`design/flow/design.v`:
```
module alu(alu_out, multiply_top_in, divide_top_in, multiplicand_or_divider_in, sel);  
    input [64:0] multiply_top_in;  
    input [64:0] divide_top_in;  
    input [64:0] multiplicand_or_divider_in;  
    input sel;  
    output [64:0] alu_out;  
    wire [64:0] sum;  
    wire [64:0] diff;  
    assign sum = multiplicand_or_divider_in + multiply_top_in;
    assign diff = divide_top_in - multiplicand_or_divider_in;
    assign alu_out = sel ? sum : diff;
endmodule
module control(clk, reset, start, m_d, data_in, alu_sel, ready, wr, initial_wr, sh_right, sh_left);  
    input clk, reset, start, m_d;  
    input [1:0] data_in;  
    output ready, wr, initial_wr, sh_right, sh_left, alu_sel;  
    wire ready_check;
    wire wr_check;
    wire initial_wr_check;
    wire sh_right_check;
    wire sh_left_check;
    wire mul_wr;
    wire div_wr;
    reg [1:0] state;
    reg [9:0] counter;
    always @(posedge clk) begin
        if (reset) begin  
            state <= 2'd0;
            counter <= 10'd0;
        end
        else begin  
            case (state)  
                2'b00: begin  
                    if (start == 1) state <= 2'b01;  
                end
                2'b01: begin  
                    counter <= 0;  
                    state <= 2'b10;  
                end
                2'b10: begin  
                    if (counter == 63) state <= 2'b00;  
                    counter <= counter + 1;  
                end
            endcase
        end
    end
    assign alu_sel = m_d;  
    assign mul_wr = data_in[0] && m_d;  
    assign div_wr = !(data_in[1] || m_d);  
    assign wr_check = (state == 2'b10) && (mul_wr || div_wr);  
    assign wr = wr_check ? 1 : 0;  
    assign initial_wr_check = (state == 2'b01);  
    assign initial_wr = initial_wr_check ? 1 : 0;  
    assign sh_right_check = (state == 2'b10) && m_d;  
    assign sh_right = sh_right_check ? 1 : 0;  
    assign sh_left_check = (state == 2'b10) && (!m_d);  
    assign sh_left = sh_left_check ? 1 : 0;  
    assign ready_check = (state == 2'b00);  
    assign ready = ready_check ? 1 : 0;  
endmodule
module multiplicand_n_divider_register(clk, reset, data_in, data_out);
    input [63:0] data_in;  
    input clk, reset;  
    output [63:0] data_out;  
    reg [63:0] mul_div_reg;  
    always @(posedge clk) begin
        if (reset)  
            mul_div_reg <= 64'd0;  
        else 
            mul_div_reg <= data_in;  
    end
    assign data_out = mul_div_reg;
endmodule
module result_register(clk, reset, data_in, wr, initial_data_in, initial_wr, sh_right, sh_left, result);
    input [64:0] data_in;  
    input [63:0] initial_data_in;  
    input clk, reset, wr, initial_wr, sh_right, sh_left;  
    output [128:0] result;  
    reg [128:0] result_reg;  
    always @(posedge clk) begin
        if (reset)  
            result_reg <= 129'd0;  
        else begin
            if (initial_wr == 1)  
                result_reg <= {65'd0, initial_data_in};  
            else begin
                if (wr && sh_right)  
                    result_reg <= {1'd0, data_in, result_reg[63:1]}; 
                else if (wr && sh_left)  
                    result_reg <= {data_in, result_reg[62:0], 1'b1};
                else if (sh_right)  
                    result_reg <= {1'd0, result_reg[128:1]};
                else if (sh_left)  
                    result_reg <= {result_reg[127:0], 1'b0};
            end
        end
    end
    assign result = result_reg;
endmodule
module multiply_n_divide_top(clk, reset, a_in, b_in, m_d, start, result, ready);
    input [63:0] a_in, b_in;  
    input clk, reset, start, m_d;  
    output ready;  
    output [128:0] result;  
    wire [63:0] mul_div_reg_out;  
    wire [64:0] alu_out;  
    wire [128:0] res_reg_out;  
    wire control_wr;  
    wire control_initial_wr;  
    wire control_sh_right;  
    wire control_alu_sel;  
    wire control_sh_left;  
    multiplicand_n_divider_register mndr1(
        .clk(clk),
        .reset(reset),
        .data_in(b_in),
        .data_out(mul_div_reg_out)
    );
    alu alu1(
        .multiply_top_in(res_reg_out[128:64]),
        .divide_top_in(res_reg_out[127:63]),
        .multiplicand_or_divider_in({1'b0,mul_div_reg_out}),
        .sel(control_alu_sel),
        .alu_out(alu_out)
    );
    result_register resr1(
        .clk(clk),
        .reset(reset),
        .data_in(alu_out),
        .wr(control_wr),
        .initial_data_in(a_in),
        .initial_wr(control_initial_wr),
        .sh_right(control_sh_right),
        .sh_left(control_sh_left),
        .result(res_reg_out)
    );
    control cu1(
        .clk(clk),
        .reset(reset),
        .start(start),
        .m_d(m_d),
        .data_in({alu_out[64], res_reg_out[0]}),
        .alu_sel(control_alu_sel),
        .ready(ready),
        .wr(control_wr),
        .initial_wr(control_initial_wr),
        .sh_right(control_sh_right),
        .sh_left(control_sh_left)
    );
    assign result = res_reg_out;
endmodule
```
`design/flow/run.sh`:
```
#!/bin/bash
# the make line also repeats each setting of config.mk as NAME=value (left out here)
make -C /OpenROAD-flow-scripts/flow DESIGN_CONFIG=/design/flow/config.mk WORK_HOME=/design/flow/orfs CLKGATE_MAP_FILE= finish
```
`design/flow/config.mk`:
```
export PLATFORM = sky130hd
export DESIGN_NAME = multiply_n_divide_top
export DESIGN_NICKNAME = multiply_n_divide_top
export VERILOG_FILES = /design/flow/design.v
export SDC_FILE = /design/flow/constraint.sdc
export NUM_CORES = 4
export LEC_CHECK = 0
export CAP_MARGIN = 20
export CORE_MARGIN = 2
export CORE_UTILIZATION = 69
export CTS_CLUSTER_SIZE = 97
export PLACE_DENSITY = 0.41
export SLEW_MARGIN = 20
export TNS_END_PERCENT = 10
```
`design/flow/constraint.sdc`:
```
create_clock -name core_clock -period 2.02 [get_ports {clk}]
set_input_delay 0.4040 -clock core_clock [delete_from_list [all_inputs] [get_ports {clk}]]
set_output_delay 0.4040 -clock core_clock [all_outputs]
set_load 0.01 [all_outputs]
```
==> qor.csv, run 1 <==
metric;value;unit
outcome;did not finish;
last stage reached;detailed placement;
tool error message;[ERROR DPL-0033] detailed placement checks failed during check placement.;
Max-area cell share;23.6;%
total cells reported by yosys after synthesis;2338;
average cell area after synthesis;7.48;µm²
Placement Rows;58;
Syn Inst Count;2338;
predominant post-synthesis flop cell;dfxtp_1;
initial cell density of the core;69.8;%
Logic family by area;AND-OR/OR-AND gates;
Distinct lib cells used;87;
sequential cell area fraction in the yosys report;23.6;%
io pins;262;
total die size;26600;µm²
Yosys Chip Area;17500;µm²
number of synthesized flops with an enable pin;0;
Adder-Cell Fraction of Synth Area;9.46;%
summed instance area of the synthesized netlist;17500;µm²
die boundary width;163;µm
cell taking the most area after synthesis;dfxtp_1;
placeable core region;25000;µm²
async set or reset register ratio after synthesis;0;%
post-synthesis cell type with the largest instance count;a21oi_1;
simple-gate share of the synthesized area;19.1;%
quantity of I/O buffers inserted on ports;261;
share of cell area taken by muxes after synthesis;5.10;%
post-synthesis sequential element count;206;
y dimension of the die;163;µm
biggest area cells;dfxtp_1, ha_1, a21oi_1;
Synth Net Count;2601;
leading cell types by count after synthesis;a21oi_1, nor2_1, dfxtp_1, o21ai_0, nand2_1;
RePlAce Congestion;1.05;
Yosys warning total;3;
AND-OR/OR-AND share of the synthesized area;31.5;%
area share of xor/xnor cells in the synthesized design;5.55;%
==> per-stage QoR <==
| step | setup WS, ps | hold WS [ps] |
|---|---|---|
| global placement | -1340 | 433 |
| floorplan | -1160 | 452 |
==> run 2, diff against run 1 <==
Settings changed: CELL_PAD_IN_SITES_DETAIL_PLACEMENT set to 0, CORE_ASPECT_RATIO set to 0.98, CORE_UTILIZATION 69 to 41, CTS_CLUSTER_SIZE 97 to not set, HOLD_SLACK_MARGIN set to 0.08, PLACE_DENSITY 0.41 to not set, PLACE_DENSITY_LB_ADDON set to 0.26, SETUP_SLACK_MARGIN set to 0.05, TNS_END_PERCENT 10 to not set.
Clock period 2.02 ns to 4.77 ns, I/O delays scaled along.
==> run 2 against run 1 <==
Now clean on timing, DRC and antenna. Synthesized area stayed put. Die size is 66% higher. Synthesized cell count stayed put.
==> qor.csv, run 2 <==
metric;value;unit
outcome;timing/DRC/antenna clean;
leading cell types by count after synthesis;a21oi_1, nor2_1, dfxtp_1, o21ai_0, nand2_1;
number of antenna violations at the first check in global routing;1;
register-to-register setup slack;510;ps
number of synthesized flops with an enable pin;0;
max-capacitance violation count;0;
unrepaired setup endpoints after global routing;no;
total global routing overflow;0;
total power per unit cell area;283;nW/µm²
worst slack on hold paths;449;ps
Logic family by area;AND-OR/OR-AND gates;
end of the worst register-to-register path;resr1.result_reg[112];
grt met3 use;5.65;%
Total GRT Usage;26.8;%
Clk network pwr share;34.6;%
predominant post-synthesis flop cell;dfxtp_1;
maximum number of pins on one net before global-route repair;218;
clock buffer count from CTS;27;
critical path data required time;5180;ps
upper clock frequency limit;235;MHz
end point of the worst hold path;cu1.state[2];
Adder-Cell Fraction of Synth Area;9.46;%
Synth Net Count;2601;
largest fanout on the critical path;10;
Max-area cell share;23.6;%
largest power group;the clock network;
Setup Skew;15.5;ps
antenna viol nets, final;0;
total cells reported by yosys after synthesis;2338;
initial cell density of the core;41.8;%
Routed WL per cell;19.9;µm
number of buffers on the longest clock path;3;
delay contributed by the slowest stage of the critical path;800;ps
sequential cell area fraction in the yosys report;23.6;%
simple-gate share of the synthesized area;19.1;%
Static Leak;0.00885;µW
clock latency of the later-clocked register in the worst-skew pair;580;ps
average cell area after synthesis;7.48;µm²
Stages on worst setup path;13;
count of final setup violators;0;
ratio of final minimum period to clock period;89.2;%
Gate Area;12400;µm²
share of cell area taken by muxes after synthesis;5.10;%
launch point of the worst hold path;cu1.state[0];
final number of max-transition violations;0;
combinational group share of total power;32.2;%
TritonCTS clock tree;built;
quantity of I/O buffers inserted on ports;261;
maximum vdd drop;0.220;mV
antenna diode instance count;0;
cell count of the worst hold path;2;
number of cells traversed by the worst register-to-register path;13;
Setup Crit Path Kind;flop to flop;
RePlAce Congestion;0.937;
biggest area cells;dfxtp_1, ha_1, a21oi_1;
nets;2753;
Post-route DRC;0;
total chip power;6010;µW
cell taking the most area after synthesis;dfxtp_1;
final standard cell utilization of the core;50.8;%
Global Route met1 Usage;36.9;%
Clock transition at path regs;60;ps
area share of xor/xnor cells in the synthesized design;5.55;%
summed instance area of the synthesized netlist;17500;µm²
wire length of the first global-routing pass;96.7;mm
final-layout fill cell count;4109;
total half-perimeter wirelength after legalization and detailed placement;44.4;mm
Yosys warning total;3;
post-CTS setup repair buffer count;0;
Distinct lib cells used;87;
power attributed to the clock group;2080;µW
critical path's top delay family;AND-OR/OR-AND gates;
startpoint of the most critical setup path;resr1.result_reg[63];
total sequential power;2000;µW
Buf/Inv on CP;1;
headroom to the max-slew limit;27.1;%
worst hold-check path type;flop to flop;
switching pwr;2090;µW
Placement Rows;74;
global route hottest layer;met2;
placeable core region;41900;µm²
vias after detailed routing;18400;
Final Critical Period;4260;ps
Final Hold Violation Tally;0;
met2 GRT Util;42.1;%
aggregate negative setup slack;0;ps
area growth from synthesis to layout;21.5;%
internal power;3910;µW
number of warnings in the stage logs;28;
worst setup path end;resr1.result_reg[112];
vias in the first global route;17700;
cell breakdown of the critical path;inv_1 > ha_1 > fa_1 > nand2b_1 > a21oi_1 > o21ai_1 > a31oi_2 > nor2b_2 > o41ai_4 > xor2_2 > nor2_1 > a221oi_1 > a31oi_1;
via/cell ratio;5.97;
slowest cell on the critical path;xor2_2;
post-cts repair resize count;0;
combinational-cell power consumption;1930;µW
Reg2Reg Launch Point;resr1.result_reg[63];
CP arrival;4670;ps
post-synthesis cell type with the largest instance count;a21oi_1;
startpoint types;flop;
crit path capture type;flop;
switching fraction of total power;34.9;%
TritonRoute pass-1 iters;6;
clk root buf;clkbuf_16;
final wirelength;61.2;mm
Yosys Chip Area;17500;µm²
total number of H-tree levels;1;
Syn Inst Count;2338;
DRT iter0 DRCs;1323;
die boundary width;213;µm
part of the total power dissipated in sequential elements;33.2;%
y dimension of the die;208;µm
io pins;262;
total die size;44300;µm²
Post-CTS Hold Fix Bufs;0;
area taken by flip-flops and latches;4130;µm²
async set or reset register ratio after synthesis;0;%
actual slew at the worst max-slew pin;1090;ps
sink count of the clock tree;206;
post-synthesis sequential element count;206;
AND-OR/OR-AND share of the synthesized area;31.5;%
[run 2: routing by layer]
metal,part of all wire [%],vias up,wire (µm)
met2,44,778,27200
met4,3.0,2,1820
li1,-,8819,-
met5,0.021,-,13
met3,8.3,134,5090
met1,44,8657,27100
[run 2: layout make-up]
class	instances	area share (%)
sequential	206	19.4
timing repair buffer	279	13.0
inverter	93	1.64
tap	570	3.36
clock buffer	43	3.84
multi-input combinational	1883	58.3
clock inverter	7	0.383
[run 2: stage by stage]
step / cells / setup WS (ps) / area, µm²
after floorplan: 2338 / 1380 / 17500
after global placement: 3031 / 717 / 20400
after detailed placement: 3031 / 669 / 20400
after CTS: 3081 / 630 / 21300
after global routing: 3081 / 311 / 21300
final: 3081 / 513 / 21300
==> run 3, diff against run 2 <==
Settings changed: ABC_AREA set to 1, CAP_MARGIN 20 to 35, CELL_PAD_IN_SITES_DETAIL_PLACEMENT 0 to 2, CELL_PAD_IN_SITES_GLOBAL_PLACEMENT set to 1, CORE_ASPECT_RATIO 0.98 to not set, CORE_MARGIN 2 to 10, CORE_UTILIZATION 41 to 40, GPL_TIMING_DRIVEN set to 0, HOLD_SLACK_MARGIN 0.08 to 0.26, MAX_ROUTING_LAYER set to met4, PLACE_DENSITY_LB_ADDON 0.26 to not set, SETUP_SLACK_MARGIN 0.05 to 0.95, TNS_END_PERCENT set to 45.
Clock period 4.77 ns to 4.5 ns, I/O delays scaled along.
==> run 3 against run 2 <==
The run now fails in detailed placement. Synthesized area up 24%. Die size up 44%. Synthesized cell count up 75%.
==> qor.csv, run 3 <==
metric;value;unit
outcome;did not finish;
last stage reached;detailed placement;
tool error message;[ERROR DPL-0033] detailed placement checks failed during check placement.;
number of synthesized flops with an enable pin;0;
simple-gate share of the synthesized area;40.4;%
placeable core region;53700;µm²
post-synthesis cell type with the largest instance count;nand2_1;
Distinct lib cells used;44;
Yosys Chip Area;21600;µm²
io pins;262;
average cell area after synthesis;5.29;µm²
die boundary width;253;µm
Yosys warning total;3;
sequential cell area fraction in the yosys report;19.0;%
area share of xor/xnor cells in the synthesized design;0.566;%
post-synthesis sequential element count;206;
summed instance area of the synthesized netlist;21600;µm²
total die size;63800;µm²
share of cell area taken by muxes after synthesis;0.0925;%
biggest area cells;nand2_1, dfxtp_1, inv_1;
predominant post-synthesis flop cell;dfxtp_1;
RePlAce Congestion;1.05;
Max-area cell share;25.2;%
Syn Inst Count;4090;
async set or reset register ratio after synthesis;0;%
AND-OR/OR-AND share of the synthesized area;16.6;%
total cells reported by yosys after synthesis;4090;
y dimension of the die;253;µm
quantity of I/O buffers inserted on ports;259;
Adder-Cell Fraction of Synth Area;7.64;%
Placement Rows;85;
leading cell types by count after synthesis;nand2_1, inv_1, nor2_1, a21oi_1, o21ai_0;
cell taking the most area after synthesis;nand2_1;
initial cell density of the core;40.3;%
Logic family by area;simple AND/OR/NAND/NOR gates;
Synth Net Count;4353;
-- run 3: metrics by stage --
| stage | area (µm²) | power, µW | hold slack [ps] | instances |
|---|---|---|---|---|
| after global placement | 25100 | 4590 | 448 | 5045 |
| after floorplan | 21600 | 3530 | 438 | 4090 |
==> run 4, diff against run 3 <==
Settings changed: ABC_AREA 1 to not set, CAP_MARGIN 35 to 20, CELL_PAD_IN_SITES_DETAIL_PLACEMENT 2 to not set, CELL_PAD_IN_SITES_GLOBAL_PLACEMENT 1 to 0, CORE_MARGIN 10 to 5, CORE_UTILIZATION 40 to 62, CTS_CLUSTER_SIZE set to 83, GPL_ROUTABILITY_DRIVEN set to 1, GPL_TIMING_DRIVEN 0 to not set, HOLD_SLACK_MARGIN 0.26 to 0.01, MAX_ROUTING_LAYER met4 to not set, PLACE_DENSITY set to 0.58, SETUP_SLACK_MARGIN 0.95 to 1.12, TNS_END_PERCENT 45 to not set.
Clock period 4.5 ns to 5.88 ns, I/O delays scaled along.
==> run 4 against run 3 <==
The run now finishes clean. Die size down 50%. Synthesized area is 19% lower. Synthesized cell count is 43% lower.
==> qor.csv, run 4 <==
metric;value;unit
outcome;timing/DRC/antenna clean;
worst setup path end;resr1.result_reg[119];
Gate Area;12400;µm²
leading cell types by count after synthesis;a21oi_1, nor2_1, dfxtp_1, o21ai_0, nand2_1;
Syn Inst Count;2338;
die boundary width;178;µm
crit path capture type;flop;
Adder-Cell Fraction of Synth Area;9.46;%
critical path data required time;6290;ps
Yosys Chip Area;17500;µm²
upper clock frequency limit;221;MHz
unrepaired setup endpoints after global routing;no;
Distinct lib cells used;87;
post-synthesis sequential element count;206;
area taken by flip-flops and latches;4130;µm²
startpoint of the most critical setup path;resr1.result_reg[63];
Routed WL per cell;20.7;µm
actual slew at the worst max-slew pin;1080;ps
end of the worst register-to-register path;resr1.result_reg[119];
average cell area after synthesis;7.48;µm²
combinational-cell power consumption;1570;µW
end point of the worst hold path;cu1.state[2];
vias in the first global route;17800;
number of cells traversed by the worst register-to-register path;14;
placeable core region;27800;µm²
vias after detailed routing;18700;
biggest area cells;dfxtp_1, ha_1, a21oi_1;
power attributed to the clock group;1620;µW
post-cts repair resize count;0;
maximum vdd drop;0.273;mV
cell count of the worst hold path;2;
total cells reported by yosys after synthesis;2338;
clock buffer count from CTS;25;
number of synthesized flops with an enable pin;0;
number of buffers on the longest clock path;3;
io pins;262;
combinational group share of total power;32.7;%
area growth from synthesis to layout;19.5;%
clk root buf;clkbuf_16;
CP arrival;4930;ps
RePlAce Congestion;1.00;
post-CTS setup repair buffer count;0;
summed instance area of the synthesized netlist;17500;µm²
Clock transition at path regs;60;ps
sink count of the clock tree;206;
critical path's top delay family;AND-OR/OR-AND gates;
aggregate negative setup slack;0;ps
part of the total power dissipated in sequential elements;33.5;%
Static Leak;0.00878;µW
number of antenna violations at the first check in global routing;0;
final wirelength;59.6;mm
count of final setup violators;0;
total power per unit cell area;230;nW/µm²
y dimension of the die;178;µm
delay contributed by the slowest stage of the critical path;760;ps
quantity of I/O buffers inserted on ports;261;
cell taking the most area after synthesis;dfxtp_1;
register-to-register setup slack;1360;ps
headroom to the max-slew limit;27.6;%
Clk network pwr share;33.8;%
Synth Net Count;2601;
maximum number of pins on one net before global-route repair;111;
Total GRT Usage;36.1;%
Post-CTS Hold Fix Bufs;0;
final number of max-transition violations;0;
TritonCTS clock tree;built;
Final Hold Violation Tally;0;
worst hold-check path type;flop to flop;
via/cell ratio;6.49;
clock latency of the later-clocked register in the worst-skew pair;560;ps
wire length of the first global-routing pass;94.2;mm
DRT iter0 DRCs;1812;
Reg2Reg Launch Point;resr1.result_reg[63];
cell breakdown of the critical path;inv_1 > ha_1 > fa_1 > nand2b_1 > a21oi_1 > o21ai_1 > a31oi_2 > nor2b_2 > o41ai_4 > xor2_2 > nor2_1 > nand2_1 > o21ai_0 > o22ai_1;
area share of xor/xnor cells in the synthesized design;5.55;%
ratio of final minimum period to clock period;76.9;%
TritonRoute pass-1 iters;5;
simple-gate share of the synthesized area;19.1;%
antenna diode instance count;0;
Yosys warning total;3;
total global routing overflow;0;
Post-route DRC;0;
total number of H-tree levels;1;
startpoint types;flop;
number of warnings in the stage logs;30;
sequential cell area fraction in the yosys report;23.6;%
AND-OR/OR-AND share of the synthesized area;31.5;%
launch point of the worst hold path;cu1.state[0];
max-capacitance violation count;0;
post-synthesis cell type with the largest instance count;a21oi_1;
switching pwr;1690;µW
slowest cell on the critical path;nor2_1;
largest power group;the clock network;
predominant post-synthesis flop cell;dfxtp_1;
final-layout fill cell count;2197;
nets;2746;
switching fraction of total power;35.2;%
Placement Rows;61;
Buf/Inv on CP;1;
Max-area cell share;23.6;%
internal power;3120;µW
fin cells;2880;
Stages on worst setup path;14;
Setup Crit Path Kind;flop to flop;
share of cell area taken by muxes after synthesis;5.10;%
Final Critical Period;4520;ps
async set or reset register ratio after synthesis;0;%
Logic family by area;AND-OR/OR-AND gates;
total die size;31700;µm²
total half-perimeter wirelength after legalization and detailed placement;42.8;mm
total sequential power;1610;µW
antenna viol nets, final;0;
DP Cell Count;2834;
Setup Skew;14.3;ps
largest fanout on the critical path;14;
initial cell density of the core;62.9;%
## run 4: area by class of cell
class	instances	share of cell area [%]
Multi-Input combinational cell	1883	59.3
Sequential cell	206	19.8
Timing Repair Buffer	274	13.0
Clock buffer	32	3.22
Tap cell	378	2.26
Inverter	93	1.67
Clock inverter	14	0.809
## run 4: layer usage
layer / routed length [µm] / track usage (%) / up-vias / share of wire [%]
met4: 2750 / 14.3 / 0 / 4.6
met2: 26900 / 58.8 / 970 / 45
met5: 0 / 0 / - / 0
met3: 5380 / 7.01 / 188 / 9.0
li1: - / - / 8813 / -
met1: 24600 / 47.1 / 8719 / 41
## run 4: through the flow
stage	power (µW)	setup WS, ps	util, %	hold WS, ps	instance area, µm²
2_1_floorplan	2650	2490	-	452	17500
5_1_grt	5020	1180	75.2	491	20900
3_5_place_dp	3160	1510	72.2	473	20100
4_1_cts	4790	1480	75.2	481	20900
6_report	4810	1360	75.2	474	20900
3_3_place_gp	3130	1580	72.2	434	20100
==> run 5, diff against run 4 <==
Settings changed: CAP_MARGIN 20 to 5, CELL_PAD_IN_SITES_GLOBAL_PLACEMENT 0 to not set, CORE_MARGIN 5 to 2, CORE_UTILIZATION 62 to 72, CTS_CLUSTER_DIAMETER set to 205, CTS_CLUSTER_SIZE 83 to 49, GPL_ROUTABILITY_DRIVEN 1 to not set, HOLD_SLACK_MARGIN 0.01 to not set, PLACE_DENSITY 0.58 to not set, PLACE_DENSITY_LB_ADDON set to 0.28, SETUP_SLACK_MARGIN 1.12 to 0.27.
Clock period 5.88 ns to 3.61 ns, I/O delays scaled along.
==> run 5 against run 4 <==
Die size down 19%. Synthesized area did not move. Synthesized cell count unchanged. The flow now stops in global routing.
==> qor.csv, run 5 <==
metric;value;unit
post-synthesis cell type with the largest instance count;a21oi_1;
sequential cell area fraction in the yosys report;23.6;%
total number of H-tree levels;1;
quantity of I/O buffers inserted on ports;261;
initial cell density of the core;72.5;%
total die size;25500;µm²
number of buffers on the longest clock path;3;
async set or reset register ratio after synthesis;0;%
AND-OR/OR-AND share of the synthesized area;31.5;%
summed instance area of the synthesized netlist;17500;µm²
Distinct lib cells used;87;
y dimension of the die;160;µm
average cell area after synthesis;7.48;µm²
Syn Inst Count;2338;
io pins;262;
placeable core region;24100;µm²
predominant post-synthesis flop cell;dfxtp_1;
share of cell area taken by muxes after synthesis;5.10;%
tool error message;[ERROR GRT-0232] Routing congestion too high. Check the congestion heatmap in the GUI.;
RePlAce Congestion;1.02;
Logic family by area;AND-OR/OR-AND gates;
die boundary width;160;µm
clk root buf;clkbuf_16;
outcome;did not finish;
simple-gate share of the synthesized area;19.1;%
Placement Rows;57;
total half-perimeter wirelength after legalization and detailed placement;44.6;mm
sink count of the clock tree;206;
Yosys Chip Area;17500;µm²
Adder-Cell Fraction of Synth Area;9.46;%
total cells reported by yosys after synthesis;2338;
number of synthesized flops with an enable pin;0;
post-synthesis sequential element count;206;
area share of xor/xnor cells in the synthesized design;5.55;%
Synth Net Count;2601;
Total GRT Usage;78.2;%
Yosys warning total;3;
biggest area cells;dfxtp_1, ha_1, a21oi_1;
total global routing overflow;69;
leading cell types by count after synthesis;a21oi_1, nor2_1, dfxtp_1, o21ai_0, nand2_1;
Max-area cell share;23.6;%
worst slack, placed;-49.2;ps
last stage reached;global routing;
clock buffer count from CTS;8;
cell taking the most area after synthesis;dfxtp_1;
[run 5: metal layers]
metal  track usage, %  overflow
met2             95.9        35
met3             62.3         1
met4             79.7        31
met1             78.2         2
met5             18.4         0
[run 5: what timing repair did]
action,in CTS
hold buffers,0
gates resized,109
gates cloned,3
setup buffers,24
pin swaps,38
setup endpoints to repair,63
[run 5: stage by stage]
step           setup TNS [ps]  instances  cell area, µm²  hold slack, ps
2_1_floorplan               0       2338           17500             452
3_3_place_gp                0       2890           20800             462
3_5_place_dp             -111       2890           20800             467
4_1_cts                     0       2929           21900             497
==> run 6, diff against run 5 <==
Settings changed: CAP_MARGIN 5 to 20, CELL_PAD_IN_SITES_GLOBAL_PLACEMENT set to 1, CORE_ASPECT_RATIO set to 0.5, CORE_MARGIN 2 to 5, CORE_UTILIZATION 72 to 58, CTS_CLUSTER_DIAMETER 205 to 330, CTS_CLUSTER_SIZE 49 to 44, GPL_ROUTABILITY_DRIVEN set to 0, HOLD_SLACK_MARGIN set to 0.28, MAX_ROUTING_LAYER set to met4, PLACE_DENSITY set to 0.42, PLACE_DENSITY_LB_ADDON 0.28 to not set, SETUP_SLACK_MARGIN 0.27 to -0.45, TNS_END_PERCENT set to 20.
Clock period 3.61 ns to 4.5 ns, I/O delays scaled along.
==> run 6 against run 5 <==
Die size is 33% higher. Synthesized area is the same. The flow stops in global placement. Synthesized cell count unchanged.
==> qor.csv, run 6 <==
metric;value;unit
last stage reached;global placement;
area share of xor/xnor cells in the synthesized design;5.55;%
Yosys Chip Area;17500;µm²
total cells reported by yosys after synthesis;2338;
biggest area cells;dfxtp_1, ha_1, a21oi_1;
share of cell area taken by muxes after synthesis;5.10;%
async set or reset register ratio after synthesis;0;%
Synth Net Count;2601;
cell taking the most area after synthesis;dfxtp_1;
summed instance area of the synthesized netlist;17500;µm²
post-synthesis sequential element count;206;
average cell area after synthesis;7.48;µm²
Distinct lib cells used;87;
total die size;33900;µm²
number of synthesized flops with an enable pin;0;
Logic family by area;AND-OR/OR-AND gates;
sequential cell area fraction in the yosys report;23.6;%
Max-area cell share;23.6;%
Adder-Cell Fraction of Synth Area;9.46;%
post-synthesis cell type with the largest instance count;a21oi_1;
Syn Inst Count;2338;
leading cell types by count after synthesis;a21oi_1, nor2_1, dfxtp_1, o21ai_0, nand2_1;
y dimension of the die;133;µm
Yosys warning total;3;
AND-OR/OR-AND share of the synthesized area;31.5;%
placeable core region;29300;µm²
predominant post-synthesis flop cell;dfxtp_1;
Placement Rows;44;
io pins;262;
outcome;did not finish;
tool error message;[ERROR GPL-0301] Utilization 101.334 % exceeds 100%.;
die boundary width;256;µm
initial cell density of the core;59.6;%
simple-gate share of the synthesized area;19.1;%
==> run 7, diff against run 6 <==
Settings changed: ABC_AREA set to 1, CAP_MARGIN 20 to 35, CELL_PAD_IN_SITES_DETAIL_PLACEMENT set to 1, CORE_ASPECT_RATIO 0.5 to not set, CORE_MARGIN 5 to 10, CORE_UTILIZATION 58 to 40, CTS_CLUSTER_DIAMETER 330 to not set, CTS_CLUSTER_SIZE 44 to not set, GPL_ROUTABILITY_DRIVEN 0 to not set, GPL_TIMING_DRIVEN set to 0, HOLD_SLACK_MARGIN 0.28 to 0.26, MAX_ROUTING_LAYER met4 to met5, MIN_ROUTING_LAYER set to met2, PLACE_DENSITY 0.42 to not set, PLACE_DENSITY_LB_ADDON set to 0.2, SETUP_SLACK_MARGIN -0.45 to -0.0, TNS_END_PERCENT 20 to 35.
==> run 7 against run 6 <==
The run fails in global routing. Synthesized area up 24%. Die size up 88%. Synthesized cell count up 75%.
==> qor.csv, run 7 <==
metric;value;unit
total number of H-tree levels;1;
cell taking the most area after synthesis;nand2_1;
post-synthesis sequential element count;206;
simple-gate share of the synthesized area;40.4;%
Yosys warning total;3;
initial cell density of the core;40.3;%
post-CTS setup repair buffer count;0;
leading cell types by count after synthesis;nand2_1, inv_1, nor2_1, a21oi_1, o21ai_0;
total die size;63800;µm²
Adder-Cell Fraction of Synth Area;7.64;%
io pins;262;
RePlAce Congestion;1.15;
biggest area cells;nand2_1, dfxtp_1, inv_1;
tool error message;[ERROR GRT-0116] Global routing finished with congestion. Check the congestion regions in the DRC Viewer.;
number of synthesized flops with an enable pin;0;
total half-perimeter wirelength after legalization and detailed placement;105;mm
summed instance area of the synthesized netlist;21600;µm²
total global routing overflow;50;
Syn Inst Count;4090;
outcome;did not finish;
Logic family by area;simple AND/OR/NAND/NOR gates;
Synth Net Count;4353;
Max-area cell share;25.2;%
predominant post-synthesis flop cell;dfxtp_1;
area share of xor/xnor cells in the synthesized design;0.566;%
share of cell area taken by muxes after synthesis;0.0925;%
Yosys Chip Area;21600;µm²
total cells reported by yosys after synthesis;4090;
AND-OR/OR-AND share of the synthesized area;16.6;%
sink count of the clock tree;206;
async set or reset register ratio after synthesis;0;%
Total GRT Usage;67.7;%
placeable core region;53700;µm²
clk root buf;clkbuf_16;
Distinct lib cells used;44;
sequential cell area fraction in the yosys report;19.0;%
die boundary width;253;µm
clock buffer count from CTS;27;
post-synthesis cell type with the largest instance count;nand2_1;
post-cts repair resize count;0;
y dimension of the die;253;µm
area of placed instances;25200;µm²
Post-CTS Hold Fix Bufs;0;
number of buffers on the longest clock path;3;
average cell area after synthesis;5.29;µm²
last stage reached;global routing;
quantity of I/O buffers inserted on ports;259;
Placement Rows;85;
## run 7: stage by stage
stage / total power (µW) / hold slack, ps / cells / worst slack (ps) / utilization, %
after CTS: 7020 / 463 / 5103 / 643 / 48.7
after detailed placement: 4700 / 455 / 5056 / 669 / 47.0
after global placement: 4630 / 444 / 5045 / 512 / 46.8
after floorplan: 3530 / 438 / 4090 / 1890 / -
## run 7: routing by layer
| metal | global-route usage [%] | GRT overflow |
|---|---|---|
| met5 | 53.6 | 15 |
| met4 | 42.4 | 4 |
| met3 | 78.8 | 31 |
| met2 | 72.1 | 0 |
| met1 | - | - |
==> run 8, diff against run 7 <==
Settings changed: ABC_AREA 1 to 0, CAP_MARGIN 35 to 20, CELL_PAD_IN_SITES_GLOBAL_PLACEMENT 1 to 2, CORE_MARGIN 10 to 6, CORE_UTILIZATION 40 to 41, GPL_TIMING_DRIVEN 0 to not set, HOLD_SLACK_MARGIN 0.26 to not set, MAX_ROUTING_LAYER met5 to not set, MIN_ROUTING_LAYER met2 to not set, PLACE_DENSITY_LB_ADDON 0.2 to 0.09, SETUP_SLACK_MARGIN -0.0 to 0.57, SLEW_MARGIN 20 to 15, TNS_END_PERCENT 35 to 10.
Clock period 4.5 ns to 7.02 ns, I/O delays scaled along.
==> run 8 against run 7 <==
The run now finishes clean. Synthesized area fell by 19%. Synthesized cell count fell by 43%. Die size fell by 25%.
==> qor.csv, run 8 <==
metric;value;unit
outcome;timing/DRC/antenna clean;
headroom to the max-slew limit;26.7;%
critical path data required time;7450;ps
end of the worst register-to-register path;resr1.result_reg[103];
final standard cell utilization of the core;50.6;%
antenna viol nets, final;0;
number of antenna violations at the first check in global routing;0;
final number of max-transition violations;0;
quantity of I/O buffers inserted on ports;261;
ratio of final minimum period to clock period;64.2;%
vias in the first global route;19200;
io pins;262;
post-CTS setup repair buffer count;0;
total chip power;4230;µW
wire length of the first global-routing pass;108;mm
Syn Inst Count;2338;
area of placed instances;20300;µm²
Total GRT Usage;27.5;%
simple-gate share of the synthesized area;19.1;%
largest power group;the clock network;
TritonRoute pass-1 iters;5;
summed instance area of the synthesized netlist;17500;µm²
DRT iter0 DRCs;1210;
final-layout fill cell count;5167;
antenna diode instance count;0;
Final Critical Period;4500;ps
area taken by flip-flops and latches;4130;µm²
area share of xor/xnor cells in the synthesized design;5.55;%
CP arrival;4930;ps
Synth Net Count;2601;
number of buffers on the longest clock path;3;
Final Hold Violation Tally;0;
post-synthesis sequential element count;206;
leading cell types by count after synthesis;a21oi_1, nor2_1, dfxtp_1, o21ai_0, nand2_1;
worst slack on hold paths;454;ps
Adder-Cell Fraction of Synth Area;9.46;%
Yosys warning total;3;
worst hold-check path type;flop to flop;
maximum vdd drop;0.170;mV
y dimension of the die;219;µm
clk root buf;clkbuf_16;
crit path capture type;flop;
AND-OR/OR-AND share of the synthesized area;31.5;%
part of the total power dissipated in sequential elements;32.1;%
cell breakdown of the critical path;inv_1 > ha_1 > fa_1 > nand2b_1 > a21oi_1 > o21ai_1 > a31oi_2 > nor2b_2 > o41ai_4 > mux2_4 > nor2_8 > nand2_2 > o221ai_1 > a21oi_1;
combinational-cell power consumption;1340;µW
Buf/Inv on CP;1;
Setup Skew;17.3;ps
Logic family by area;AND-OR/OR-AND gates;
delay contributed by the slowest stage of the critical path;600;ps
Yosys Chip Area;17500;µm²
total half-perimeter wirelength after legalization and detailed placement;50.5;mm
RePlAce Congestion;0.901;
switching pwr;1490;µW
placeable core region;41900;µm²
post-cts repair resize count;0;
total sequential power;1360;µW
total cells reported by yosys after synthesis;2338;
upper clock frequency limit;222;MHz
combinational group share of total power;31.6;%
total die size;47700;µm²
Setup Crit Path Kind;flop to flop;
predominant post-synthesis flop cell;dfxtp_1;
average cell area after synthesis;7.48;µm²
startpoint types;flop;
share of cell area taken by muxes after synthesis;5.10;%
via/cell ratio;6.07;
unrepaired setup endpoints after global routing;no;
area growth from synthesis to layout;21.5;%
total number of H-tree levels;1;
sequential cell area fraction in the yosys report;23.6;%
Placement Rows;75;
internal power;2740;µW
worst setup path end;resr1.result_reg[103];
switching fraction of total power;35.2;%
Gate Area;12400;µm²
Clock transition at path regs;60;ps
number of synthesized flops with an enable pin;0;
cell type with the highest occurrence count on the critical path;a21oi_1;
maximum number of pins on one net before global-route repair;184;
vias after detailed routing;18500;
clock buffer count from CTS;28;
Max-area cell share;23.6;%
critical path's top delay family;AND-OR/OR-AND gates;
register-to-register setup slack;2520;ps
cell taking the most area after synthesis;dfxtp_1;
slowest cell on the critical path;nor2_8;
actual slew at the worst max-slew pin;1100;ps
final wirelength;68.6;mm
Distinct lib cells used;87;
Clk network pwr share;36.3;%
biggest area cells;dfxtp_1, ha_1, a21oi_1;
Post-CTS Hold Fix Bufs;0;
count of final setup violators;0;
sink count of the clock tree;206;
Routed WL per cell;22.5;µm
Post-route DRC;0;
initial cell density of the core;41.7;%
Static Leak;0.00884;µW
total global routing overflow;0;
Stages on worst setup path;14;
startpoint of the most critical setup path;resr1.result_reg[63];
total power per unit cell area;199;nW/µm²
clock latency of the later-clocked register in the worst-skew pair;590;ps
end point of the worst hold path;cu1.state[2];
aggregate negative setup slack;0;ps
largest fanout on the critical path;37;
TritonCTS clock tree;built;
nets;2749;
async set or reset register ratio after synthesis;0;%
number of cells traversed by the worst register-to-register path;14;
launch point of the worst hold path;cu1.state[0];
die boundary width;219;µm
post-synthesis cell type with the largest instance count;a21oi_1;
max-capacitance violation count;0;
power attributed to the clock group;1540;µW
Reg2Reg Launch Point;resr1.result_reg[63];
cell count of the worst hold path;2;
post-route cell area;21200;µm²
number of warnings in the stage logs;28;
[run 8: final cells by class]
class                           instances  area share (%)
Multi-Input combinational cell       1883            58.3
Sequential cell                       206            19.5
Timing Repair Buffer                  274            12.8
Clock buffer                           37            3.60
Tap cell                              539            3.18
Inverter                               93            1.64
Clock inverter                         15            1.01
[run 8: stage by stage]
stage | std cells | setup WS, ps
after detailed placement | 2995 | 2620
after global routing | 3047 | 2310
after global placement | 2994 | 2690
after CTS | 3047 | 2500
final | 3047 | 2520
after floorplan | 2338 | 3630
[run 8: metal layers]
layer	routed length, µm	vias to the layer above	global-route usage (%)
met5	0	-	0
li1	-	8844	-
met2	32100	490	46.6
met3	4370	117	5.58
met4	1710	0	6.71
met1	30500	9034	35.8
==> run 9, diff against run 8 <==
Settings changed: ABC_AREA 0 to not set, CELL_PAD_IN_SITES_DETAIL_PLACEMENT 1 to not set, CELL_PAD_IN_SITES_GLOBAL_PLACEMENT 2 to not set, CORE_MARGIN 6 to 2, CORE_UTILIZATION 41 to 72, CTS_CLUSTER_DIAMETER set to 348, CTS_CLUSTER_SIZE set to 10, HOLD_SLACK_MARGIN set to 0.28, PLACE_DENSITY set to 0.41, PLACE_DENSITY_LB_ADDON 0.09 to not set, SETUP_SLACK_MARGIN 0.57 to 0.72, SLEW_MARGIN 15 to 20, TNS_END_PERCENT 10 to not set.
Clock period 7.02 ns to 2.42 ns, I/O delays scaled along.
==> run 9 against run 8 <==
The flow now stops in detailed placement. Synthesized area is the same. Synthesized cell count is the same. Die size shrank 46%.
==> qor.csv, run 9 <==
metric;value;unit
last stage reached;detailed placement;
number of synthesized flops with an enable pin;0;
Synth Net Count;2601;
area share of xor/xnor cells in the synthesized design;5.55;%
sequential cell area fraction in the yosys report;23.6;%
Distinct lib cells used;87;
Logic family by area;AND-OR/OR-AND gates;
initial cell density of the core;72.5;%
die boundary width;160;µm
Yosys warning total;3;
placeable core region;24100;µm²
predominant post-synthesis flop cell;dfxtp_1;
leading cell types by count after synthesis;a21oi_1, nor2_1, dfxtp_1, o21ai_0, nand2_1;
share of cell area taken by muxes after synthesis;5.10;%
post-synthesis cell type with the largest instance count;a21oi_1;
io pins;262;
simple-gate share of the synthesized area;19.1;%
Adder-Cell Fraction of Synth Area;9.46;%
quantity of I/O buffers inserted on ports;261;
tool error message;[ERROR DPL-0033] detailed placement checks failed during check placement.;
post-synthesis sequential element count;206;
cell taking the most area after synthesis;dfxtp_1;
outcome;did not finish;
AND-OR/OR-AND share of the synthesized area;31.5;%
Yosys Chip Area;17500;µm²
average cell area after synthesis;7.48;µm²
Max-area cell share;23.6;%
async set or reset register ratio after synthesis;0;%
RePlAce Congestion;1.09;
biggest area cells;dfxtp_1, ha_1, a21oi_1;
total cells reported by yosys after synthesis;2338;
Syn Inst Count;2338;
Placement Rows;57;
total die size;25500;µm²
summed instance area of the synthesized netlist;17500;µm²
y dimension of the die;160;µm
[run 9: stage by stage]
stage	worst slack [ps]	TNS, ps	cells	area (µm²)
2_1_floorplan	-763	-45710	2338	17600
3_3_place_gp	-1060	-60870	3274	23900
==> run 10, diff against run 9 <==
Settings changed: CORE_UTILIZATION 72 to 65, CTS_CLUSTER_DIAMETER 348 to not set, CTS_CLUSTER_SIZE 10 to not set, HOLD_SLACK_MARGIN 0.28 to not set, PLACE_DENSITY 0.41 to not set, SETUP_SLACK_MARGIN 0.72 to not set.
Clock period 2.42 ns to 3.54 ns, I/O delays scaled along.
==> run 10 against run 9 <==
The layout now fails its checks (negative setup slack). Die size is 10% higher. Synthesized cell count stayed put. Synthesized area stayed put.
==> qor.csv, run 10 <==
metric;value;unit
total sequential power;2630;µW
Final Hold Violation Tally;0;
Stages on worst setup path;14;
nets;2944;
antenna diode instance count;0;
ratio of final minimum period to clock period;104;%
total global routing overflow;0;
initial cell density of the core;65.6;%
startpoint of the most critical setup path;resr1.result_reg[65];
Reg2Reg Launch Point;resr1.result_reg[65];
antenna viol nets, final;0;
area growth from synthesis to layout;32.7;%
clock latency of the later-clocked register in the worst-skew pair;540;ps
placeable core region;26700;µm²
cell count of the worst hold path;2;
maximum number of pins on one net before global-route repair;241;
worst setup path end;resr1.result_reg[127];
switching pwr;2980;µW
power attributed to the clock group;2650;µW
Logic family by area;AND-OR/OR-AND gates;
crit path capture type;flop;
Adder-Cell Fraction of Synth Area;9.46;%
AND-OR/OR-AND share of the synthesized area;31.5;%
DP Cell Count;2968;
upper clock frequency limit;271;MHz
wire length of the first global-routing pass;99.0;mm
worst hold-check path type;input port to flop;
final standard cell utilization of the core;87.0;%
total cells reported by yosys after synthesis;2338;
number of synthesized flops with an enable pin;0;
Setup Skew;17.9;ps
largest fanout on the critical path;6;
CP arrival;4100;ps
sequential cell area fraction in the yosys report;23.6;%
Post-route DRC;0;
Clock transition at path regs;70;ps
Total GRT Usage;42.6;%
startpoint types;flop;
Distinct lib cells used;87;
Placement Rows;60;
Syn Inst Count;2338;
largest power group;combinational cells;
final-layout fill cell count;1472;
RePlAce Congestion;1.02;
fin cells;3036;
cell type with the highest occurrence count on the critical path;a21oi_1;
sink count of the clock tree;206;
via/cell ratio;6.83;
Max-area cell share;23.6;%
Buf/Inv on CP;2;
Final Critical Period;3690;ps
post-route cell area;23200;µm²
TritonCTS clock tree;built;
combinational group share of total power;37.3;%
Yosys warning total;3;
worst slack, placed;-167;ps
Synth Net Count;2601;
number of buffers on the longest clock path;3;
total die size;28200;µm²
average cell area after synthesis;7.48;µm²
register-to-register setup slack;-150;ps
summed instance area of the synthesized netlist;17500;µm²
Routed WL per cell;21.7;µm
Post-CTS Hold Fix Bufs;0;
final wirelength;66.0;mm
post-synthesis sequential element count;206;
Static Leak;0.00994;µW
switching fraction of total power;35.4;%
Clk network pwr share;31.4;%
cell taking the most area after synthesis;dfxtp_1;
quantity of I/O buffers inserted on ports;261;
predominant post-synthesis flop cell;dfxtp_1;
die boundary width;168;µm
post-synthesis cell type with the largest instance count;a21oi_1;
area share of xor/xnor cells in the synthesized design;5.55;%
y dimension of the die;168;µm
Yosys Chip Area;17500;µm²
final number of max-transition violations;0;
critical path data required time;3950;ps
total half-perimeter wirelength after legalization and detailed placement;44.4;mm
part of the total power dissipated in sequential elements;31.3;%
max-capacitance violation count;0;
clk root buf;clkbuf_16;
slowest cell on the critical path;ha_1;
outcome;failed layout checks;
actual slew at the worst max-slew pin;1150;ps
launch point of the worst hold path;reset;
total power per unit cell area;363;nW/µm²
end point of the worst hold path;cu1.state[1];
end of the worst register-to-register path;resr1.result_reg[127];
number of warnings in the stage logs;35;
clock buffer count from CTS;25;
share of cell area taken by muxes after synthesis;5.10;%
maximum vdd drop;0.350;mV
cell breakdown of the critical path;buf_4 > ha_1 > o211ai_1 > a21o_1 > a211o_1 > a21oi_1 > o21ai_1 > a21oi_2 > o21ai_0 > buf_4 > a21oi_1 > a22o_1 > mux2i_1 > a21oi_1;
critical path's top delay family;AND-OR/OR-AND gates;
TritonRoute pass-1 iters;9;
biggest area cells;dfxtp_1, ha_1, a21oi_1;
combinational-cell power consumption;3140;µW
delay contributed by the slowest stage of the critical path;410;ps
DRT iter0 DRCs;2539;
area of placed instances;21300;µm²
total number of H-tree levels;1;
layout check failures;negative setup slack;
vias in the first global route;19300;
number of cells traversed by the worst register-to-register path;14;
number of antenna violations at the first check in global routing;0;
Setup Crit Path Kind;flop to flop;
aggregate negative setup slack;-350;ps
count of final setup violators;7;
io pins;262;
internal power;5440;µW
async set or reset register ratio after synthesis;0;%
final critical-path setup slack;-153;ps
leading cell types by count after synthesis;a21oi_1, nor2_1, dfxtp_1, o21ai_0, nand2_1;
vias after detailed routing;20700;
simple-gate share of the synthesized area;19.1;%
unrepaired setup endpoints after global routing;yes;
headroom to the max-slew limit;23.6;%
run 10: routing by layer:
metal / global-route usage (%) / vias to the layer above / wire length (µm)
li1: - / 9206 / -
met1: 52.7 / 9574 / 24400
met2: 70.2 / 1571 / 29500
met3: 9.26 / 392 / 7610
met4: 21.5 / 0 / 4390
met5: 0 / - / 0
run 10: final cells by class:
cell class | count | area [µm²] | share of cell area [%]
Multi-Input combinational cell | 1883 | 13000 | 56.3
Sequential cell | 206 | 4140 | 17.9
Tap cell | 341 | 427 | 1.84
Clock inverter | 9 | 100 | 0.432
Timing Repair Buffer | 472 | 4410 | 19.0
Clock buffer | 32 | 713 | 3.07
Inverter | 93 | 349 | 1.51
run 10: timing repair:
| action | 4_1_cts | 5_1_grt |
|---|---|---|
| hold endpoints to repair | 0 | 0 |
| resized | 3 | 147 |
| setup endpoints to repair | 18 | 65 |
| cloned | 2 | 4 |
| pin swaps | 4 | 48 |
| setup buffers | 4 | 17 |
run 10: through the flow:
| step | power (µW) | hold WS, ps |
|---|---|---|
| floorplan | 4400 | 452 |
| global placement | 5400 | 430 |
| detailed placement | 5480 | 442 |
| CTS | 8120 | 417 |
| global route | 8710 | 434 |
| finish | 8410 | 431 |
==> run 11, diff against run 10 <==
Settings changed: CORE_UTILIZATION 65 to 66.
Clock period 3.54 ns to 3.67 ns, I/O delays scaled along.
==> run 11 against run 10 <==
Still fails the layout checks on negative setup slack. Die size down 1.5%. Clock power shrank 11%. Cell count fell by 3.1%. Synthesized cell count unchanged. Synthesized area stayed put. Largest cell class unchanged.
==> qor.csv, run 11 <==
metric;value;unit
end of the worst register-to-register path;resr1.result_reg[107];
number of warnings in the stage logs;31;
maximum vdd drop;0.475;mV
average cell area after synthesis;7.48;µm²
TritonRoute pass-1 iters;6;
end point of the worst hold path;cu1.state[2];
total global routing overflow;0;
io pins;262;
async set or reset register ratio after synthesis;0;%
count of final setup violators;1;
sequential cell area fraction in the yosys report;23.6;%
leading cell types by count after synthesis;a21oi_1, nor2_1, dfxtp_1, o21ai_0, nand2_1;
Setup Crit Path Kind;flop to flop;
critical path data required time;4090;ps
Syn Inst Count;2338;
placeable core region;26100;µm²
startpoint types;flop;
upper clock frequency limit;269;MHz
combinational group share of total power;36.4;%
TritonCTS clock tree;built;
simple-gate share of the synthesized area;19.1;%
launch point of the worst hold path;cu1.state[0];
y dimension of the die;167;µm
initial cell density of the core;67.1;%
cell type with the highest occurrence count on the critical path;a21oi_1;
post-synthesis cell type with the largest instance count;a21oi_1;
via/cell ratio;6.90;
final critical-path setup slack;-52.4;ps
Reg2Reg Launch Point;resr1.result_reg[80];
number of buffers on the longest clock path;3;
switching pwr;2780;µW
Distinct lib cells used;87;
worst slack, placed;-23.0;ps
area growth from synthesis to layout;25.3;%
unrepaired setup endpoints after global routing;yes;
antenna viol nets, final;0;
aggregate negative setup slack;-52.4;ps
number of synthesized flops with an enable pin;0;
Post-CTS Hold Fix Bufs;0;
Static Leak;0.00937;µW
clock latency of the later-clocked register in the worst-skew pair;550;ps
final number of max-transition violations;0;
headroom to the max-slew limit;38.9;%
total sequential power;2550;µW
ratio of final minimum period to clock period;101;%
total power per unit cell area;353;nW/µm²
quantity of I/O buffers inserted on ports;261;
final-layout fill cell count;1514;
cell count of the worst hold path;2;
Yosys warning total;3;
delay contributed by the slowest stage of the critical path;480;ps
Placement Rows;59;
Max-area cell share;23.6;%
Clk network pwr share;30.6;%
cell breakdown of the critical path;ha_1 > a211oi_2 > o211ai_1 > a211oi_1 > buf_4 > and3_1 > a21oi_4 > a2111oi_4 > nor2_1 > xor2_1 > a21oi_1 > a21oi_1 > o221a_2;
cell taking the most area after synthesis;dfxtp_1;
Adder-Cell Fraction of Synth Area;9.46;%
total number of H-tree levels;1;
slowest cell on the critical path;dfxtp_1;
part of the total power dissipated in sequential elements;32.9;%
switching fraction of total power;36.0;%
number of antenna violations at the first check in global routing;0;
share of cell area taken by muxes after synthesis;5.10;%
area share of xor/xnor cells in the synthesized design;5.55;%
Synth Net Count;2601;
clock buffer count from CTS;24;
RePlAce Congestion;0.978;
die boundary width;167;µm
nets;2854;
sink count of the clock tree;206;
largest power group;combinational cells;
internal power;4950;µW
register-to-register setup slack;-50;ps
Stages on worst setup path;13;
predominant post-synthesis flop cell;dfxtp_1;
Setup Skew;16.5;ps
Final Critical Period;3720;ps
Routed WL per cell;22.2;µm
biggest area cells;dfxtp_1, ha_1, a21oi_1;
max-capacitance violation count;0;
final wirelength;65.4;mm
number of cells traversed by the worst register-to-register path;13;
Post-route DRC;0;
worst slack on hold paths;490;ps
power attributed to the clock group;2370;µW
total die size;27800;µm²
actual slew at the worst max-slew pin;916;ps
largest fanout on the critical path;8;
layout check failures;negative setup slack;
AND-OR/OR-AND share of the synthesized area;31.5;%
vias in the first global route;19600;
Final Hold Violation Tally;0;
total half-perimeter wirelength after legalization and detailed placement;44.7;mm
combinational-cell power consumption;2820;µW
vias after detailed routing;20300;
critical path's top delay family;AND-OR/OR-AND gates;
total chip power;7730;µW
Clock transition at path regs;70;ps
maximum number of pins on one net before global-route repair;194;
antenna diode instance count;0;
wire length of the first global-routing pass;101;mm
Buf/Inv on CP;1;
CP arrival;4140;ps
Total GRT Usage;44.0;%
outcome;failed layout checks;
clk root buf;clkbuf_16;
DRT iter0 DRCs;2795;
worst hold-check path type;flop to flop;
total cells reported by yosys after synthesis;2338;
Gate Area;12600;µm²
area taken by flip-flops and latches;4140;µm²
post-synthesis sequential element count;206;
summed instance area of the synthesized netlist;17500;µm²
worst setup path end;resr1.result_reg[107];
Yosys Chip Area;17500;µm²
Logic family by area;AND-OR/OR-AND gates;
crit path capture type;flop;
startpoint of the most critical setup path;resr1.result_reg[80];
-- run 11: metal layers --
metal	part of all wire (%)	vias to the layer above	track usage, %	routed length, µm
met5	0	-	0	0
met4	6.4	0	25.1	4200
met3	11	345	7.63	7180
met2	45	1552	72.0	29700
met1	37	9374	54.7	24300
li1	-	9039	-	-
-- run 11: repair_timing --
action,in CTS,in global routing
buffers inserted,1,11
resized,1,51
pin swaps,2,17
gates cloned,0,2
setup endpoints to repair,5,63
-- run 11: per-stage QoR --
stage / area [µm²] / std cells / util, %
2_1_floorplan: 17500 / 2338 / -
3_3_place_gp: 20800 / 2886 / 79.7
3_5_place_dp: 20800 / 2886 / 79.7
4_1_cts: 21500 / 2930 / 82.6
5_1_grt: 21900 / 2943 / 84.1
6_report: 21900 / 2943 / 84.1
-- run 11: final cells by class --
cell class,count,share of cell area [%]
clock inverter,9,0.371
multi-input combinational,1883,57.6
tap,335,1.91
sequential,206,18.9
timing repair buffer,383,16.6
clock buffer,34,3.05
inverter,93,1.59
==> run 12, diff against run 11 <==
Settings changed: CORE_UTILIZATION 66 to 69, CTS_CLUSTER_DIAMETER set to 396, CTS_CLUSTER_SIZE set to 97, PLACE_DENSITY set to 0.41.
Clock period 3.67 ns to 2.45 ns, I/O delays scaled along.
==> run 12 against run 11 <==
Synthesized cell count is the same. Synthesized area is the same. Die size shrank 4.2%. The flow now stops in detailed placement.
==> qor.csv, run 12 <==
metric;value;unit
area share of xor/xnor cells in the synthesized design;5.55;%
predominant post-synthesis flop cell;dfxtp_1;
outcome;did not finish;
tool error message;[ERROR DPL-0033] detailed placement checks failed during check placement.;
Yosys warning total;3;
Adder-Cell Fraction of Synth Area;9.46;%
simple-gate share of the synthesized area;19.1;%
y dimension of the die;163;µm
io pins;262;
number of synthesized flops with an enable pin;0;
Syn Inst Count;2338;
sequential cell area fraction in the yosys report;23.6;%
Yosys Chip Area;17500;µm²
quantity of I/O buffers inserted on ports;261;
share of cell area taken by muxes after synthesis;5.10;%
AND-OR/OR-AND share of the synthesized area;31.5;%
die boundary width;163;µm
async set or reset register ratio after synthesis;0;%
biggest area cells;dfxtp_1, ha_1, a21oi_1;
post-synthesis sequential element count;206;
total die size;26600;µm²
summed instance area of the synthesized netlist;17500;µm²
RePlAce Congestion;1.10;
Placement Rows;58;
total cells reported by yosys after synthesis;2338;
leading cell types by count after synthesis;a21oi_1, nor2_1, dfxtp_1, o21ai_0, nand2_1;
Distinct lib cells used;87;
placeable core region;25000;µm²
average cell area after synthesis;7.48;µm²
last stage reached;detailed placement;
cell taking the most area after synthesis;dfxtp_1;
Max-area cell share;23.6;%
initial cell density of the core;69.8;%
post-synthesis cell type with the largest instance count;a21oi_1;
Logic family by area;AND-OR/OR-AND gates;
Synth Net Count;2601;
## run 12: through the flow
stage / setup TNS (ps) / setup slack, ps / total power (µW) / cell area [µm²] / hold WS, ps
after floorplan: -43740 / -733 / 6390 / 17600 / 452
after global placement: -54950 / -1080 / 8350 / 24000 / 436
==> run 13, diff against run 12 <==
Settings changed: CORE_UTILIZATION 69 to 70, CTS_CLUSTER_DIAMETER 396 to 41, CTS_CLUSTER_SIZE 97 to 37, MAX_ROUTING_LAYER set to met4, PLACE_DENSITY 0.41 to 0.64, SETUP_SLACK_MARGIN set to 0.88.
Clock period 2.45 ns to 3.54 ns, I/O delays scaled along.
==> run 13 against run 12 <==
The run fails in clock tree synthesis. Synthesized area is the same. Synthesized cell count unchanged. Die size is 1.4% lower.
==> qor.csv, run 13 <==
metric;value;unit
Syn Inst Count;2338;
area share of xor/xnor cells in the synthesized design;5.55;%
RePlAce Congestion;1.10;
y dimension of the die;162;µm
Distinct lib cells used;87;
total die size;26300;µm²
summed instance area of the synthesized netlist;17500;µm²
simple-gate share of the synthesized area;19.1;%
quantity of I/O buffers inserted on ports;261;
initial cell density of the core;71.7;%
post-synthesis sequential element count;206;
async set or reset register ratio after synthesis;0;%
die boundary width;162;µm
io pins;262;
total cells reported by yosys after synthesis;2338;
Adder-Cell Fraction of Synth Area;9.46;%
area of placed instances;21100;µm²
number of synthesized flops with an enable pin;0;
outcome;did not finish;
Logic family by area;AND-OR/OR-AND gates;
placeable core region;24400;µm²
DP Cell Count;2904;
worst slack, placed;-101;ps
sequential cell area fraction in the yosys report;23.6;%
leading cell types by count after synthesis;a21oi_1, nor2_1, dfxtp_1, o21ai_0, nand2_1;
AND-OR/OR-AND share of the synthesized area;31.5;%
Placement Rows;57;
Yosys warning total;3;
Yosys Chip Area;17500;µm²
Synth Net Count;2601;
post-synthesis cell type with the largest instance count;a21oi_1;
Max-area cell share;23.6;%
total half-perimeter wirelength after legalization and detailed placement;45.1;mm
cell taking the most area after synthesis;dfxtp_1;
predominant post-synthesis flop cell;dfxtp_1;
tool error message;[ERROR DPL-0033] detailed placement checks failed during check placement.;
share of cell area taken by muxes after synthesis;5.10;%
last stage reached;clock tree synthesis;
biggest area cells;dfxtp_1, ha_1, a21oi_1;
average cell area after synthesis;7.48;µm²
## run 13: metrics by stage
stage	hold WS (ps)	util (%)	setup TNS (ps)
after floorplan	452	-	0
after global placement	437	86.4	0
after detailed placement	473	86.4	-807
==> run 14, diff against run 13 <==
Settings changed: CORE_UTILIZATION 70 to 59, CTS_CLUSTER_DIAMETER 41 to not set, CTS_CLUSTER_SIZE 37 to not set, MAX_ROUTING_LAYER met4 to not set, PLACE_DENSITY 0.64 to not set, SETUP_SLACK_MARGIN 0.88 to not set.
Clock period 3.54 ns to 2.31 ns, I/O delays scaled along.
==> run 14 against run 13 <==
Die size rose by 18%. The layout now fails its checks (max-capacitance violations, max-slew violations, negative setup slack). Synthesized area did not move. Synthesized cell count did not move.
==> qor.csv, run 14 <==
metric;value;unit
predominant post-synthesis flop cell;dfxtp_1;
largest fanout on the critical path;4;
total global routing overflow;0;
leading cell types by count after synthesis;a21oi_1, nor2_1, dfxtp_1, o21ai_0, nand2_1;
end point of the worst hold path;cu1.state[1];
share of cell area taken by muxes after synthesis;5.10;%
y dimension of the die;176;µm
startpoint types;flop;
TritonCTS clock tree;built;
sink count of the clock tree;206;
via/cell ratio;6.90;
sequential cell area fraction in the yosys report;23.6;%
number of synthesized flops with an enable pin;0;
end of the worst register-to-register path;resr1.result_reg[109];
combinational group share of total power;42.0;%
final standard cell utilization of the core;90.8;%
critical path data required time;2740;ps
slowest cell on the critical path;a21oi_1;
nets;3334;
biggest area cells;dfxtp_1, ha_1, a21oi_1;
wire length of the first global-routing pass;113;mm
Yosys Chip Area;17500;µm²
Placement Rows;63;
vias after detailed routing;24000;
Clk network pwr share;30.0;%
Clock transition at path regs;70;ps
number of cells traversed by the worst register-to-register path;15;
worst setup path end;resr1.result_reg[109];
total cells reported by yosys after synthesis;2338;
post-synthesis sequential element count;206;
number of buffers on the longest clock path;3;
power attributed to the clock group;4310;µW
cell count of the worst hold path;2;
simple-gate share of the synthesized area;19.1;%
launch point of the worst hold path;reset;
die boundary width;176;µm
delay contributed by the slowest stage of the critical path;1440;ps
maximum vdd drop;0.660;mV
average cell area after synthesis;7.48;µm²
RePlAce Congestion;0.996;
upper clock frequency limit;223;MHz
final wirelength;85.1;mm
area growth from synthesis to layout;52.6;%
total sequential power;4030;µW
DRT iter0 DRCs;3907;
initial cell density of the core;59.5;%
Setup Crit Path Kind;flop to flop;
number of warnings in the stage logs;41;
aggregate negative setup slack;-95530;ps
number of antenna violations at the first check in global routing;6;
Distinct lib cells used;87;
Reg2Reg Launch Point;resr1.result_reg[91];
headroom to the max-slew limit;-29.8;%
Final Hold Violation Tally;0;
vias in the first global route;22300;
outcome;failed layout checks;
cell type with the highest occurrence count on the critical path;buf_4;
largest power group;combinational cells;
io pins;262;
CP arrival;4920;ps
Stages on worst setup path;15;
maximum number of pins on one net before global-route repair;200;
total power per unit cell area;539;nW/µm²
unrepaired setup endpoints after global routing;yes;
cell taking the most area after synthesis;dfxtp_1;
total half-perimeter wirelength after legalization and detailed placement;48.8;mm
Syn Inst Count;2338;
summed instance area of the synthesized netlist;17500;µm²
internal power;9150;µW
part of the total power dissipated in sequential elements;28.0;%
TritonRoute pass-1 iters;21;
final critical-path setup slack;-2180;ps
clock latency of the later-clocked register in the worst-skew pair;570;ps
Synth Net Count;2601;
Max-area cell share;23.6;%
max-capacitance violation count;1;
Logic family by area;AND-OR/OR-AND gates;
Yosys warning total;3;
startpoint of the most critical setup path;resr1.result_reg[91];
ratio of final minimum period to clock period;194;%
placeable core region;29400;µm²
Post-route DRC;0;
clk root buf;clkbuf_16;
Final Critical Period;4490;ps
post-synthesis cell type with the largest instance count;a21oi_1;
switching fraction of total power;36.4;%
worst hold-check path type;input port to flop;
quantity of I/O buffers inserted on ports;261;
total chip power;14400;µW
combinational-cell power consumption;6050;µW
count of final setup violators;67;
Routed WL per cell;24.4;µm
layout check failures;max-capacitance violations, max-slew violations, negative setup slack;
final-layout fill cell count;1276;
switching pwr;5240;µW
Setup Skew;14.3;ps
total number of H-tree levels;1;
AND-OR/OR-AND share of the synthesized area;31.5;%
Buf/Inv on CP;5;
antenna viol nets, final;0;
register-to-register setup slack;-2180;ps
clock buffer count from CTS;26;
final number of max-transition violations;3;
Static Leak;0.0120;µW
critical path's top delay family;AND-OR/OR-AND gates;
async set or reset register ratio after synthesis;0;%
total die size;31000;µm²
actual slew at the worst max-slew pin;1950;ps
cell breakdown of the critical path;buf_4 > ha_1 > buf_4 > a21oi_1 > o21ai_0 > buf_4 > a21oi_1 > nor3_4 > buf_6 > buf_6 > nor3_4 > xnor2_1 > mux2_4 > nand2_4 > a31oi_4;
crit path capture type;flop;
area share of xor/xnor cells in the synthesized design;5.55;%
Adder-Cell Fraction of Synth Area;9.46;%
Total GRT Usage;44.6;%
run 14: area by class of cell:
type,count,area (µm²),area share [%]
inverter,93,354,1.33
timing repair buffer,860,7420,27.8
clock inverter,8,126,0.473
multi-input combinational,1884,13400,50.2
clock buffer,37,732,2.74
sequential,206,4150,15.6
tap,390,488,1.83
antenna,3,7.51,0.0281
run 14: layer usage:
metal	GRT usage (%)	vias up	wire length, µm
met1	51.6	10900	28600
li1	-	10000	-
met5	0	-	327
met2	73.8	2236	35800
met3	10.4	877	12300
met4	29.1	10	8110
run 14: what timing repair did:
action	4_1_cts	5_1_grt
setup endpoints to repair	66	67
resized	82	132
cloned	4	1
buffers inserted	25	22
pin swaps	35	68
hold buffers	0	0
run 14: metrics by stage:
| step | cell area (µm²) | worst slack, ps | std cells | hold slack, ps |
|---|---|---|---|---|
| finish | 26700 | -2180 | 3481 | 114 |
| global route | 26700 | -2190 | 3480 | 134 |
| CTS | 25900 | -1230 | 3456 | 105 |
| detailed placement | 24300 | -1320 | 3383 | 451 |
| global placement | 24300 | -1190 | 3383 | 436 |
| floorplan | 17600 | -873 | 2338 | 452 |
Power is estimated from default activity; no workload was simulated.
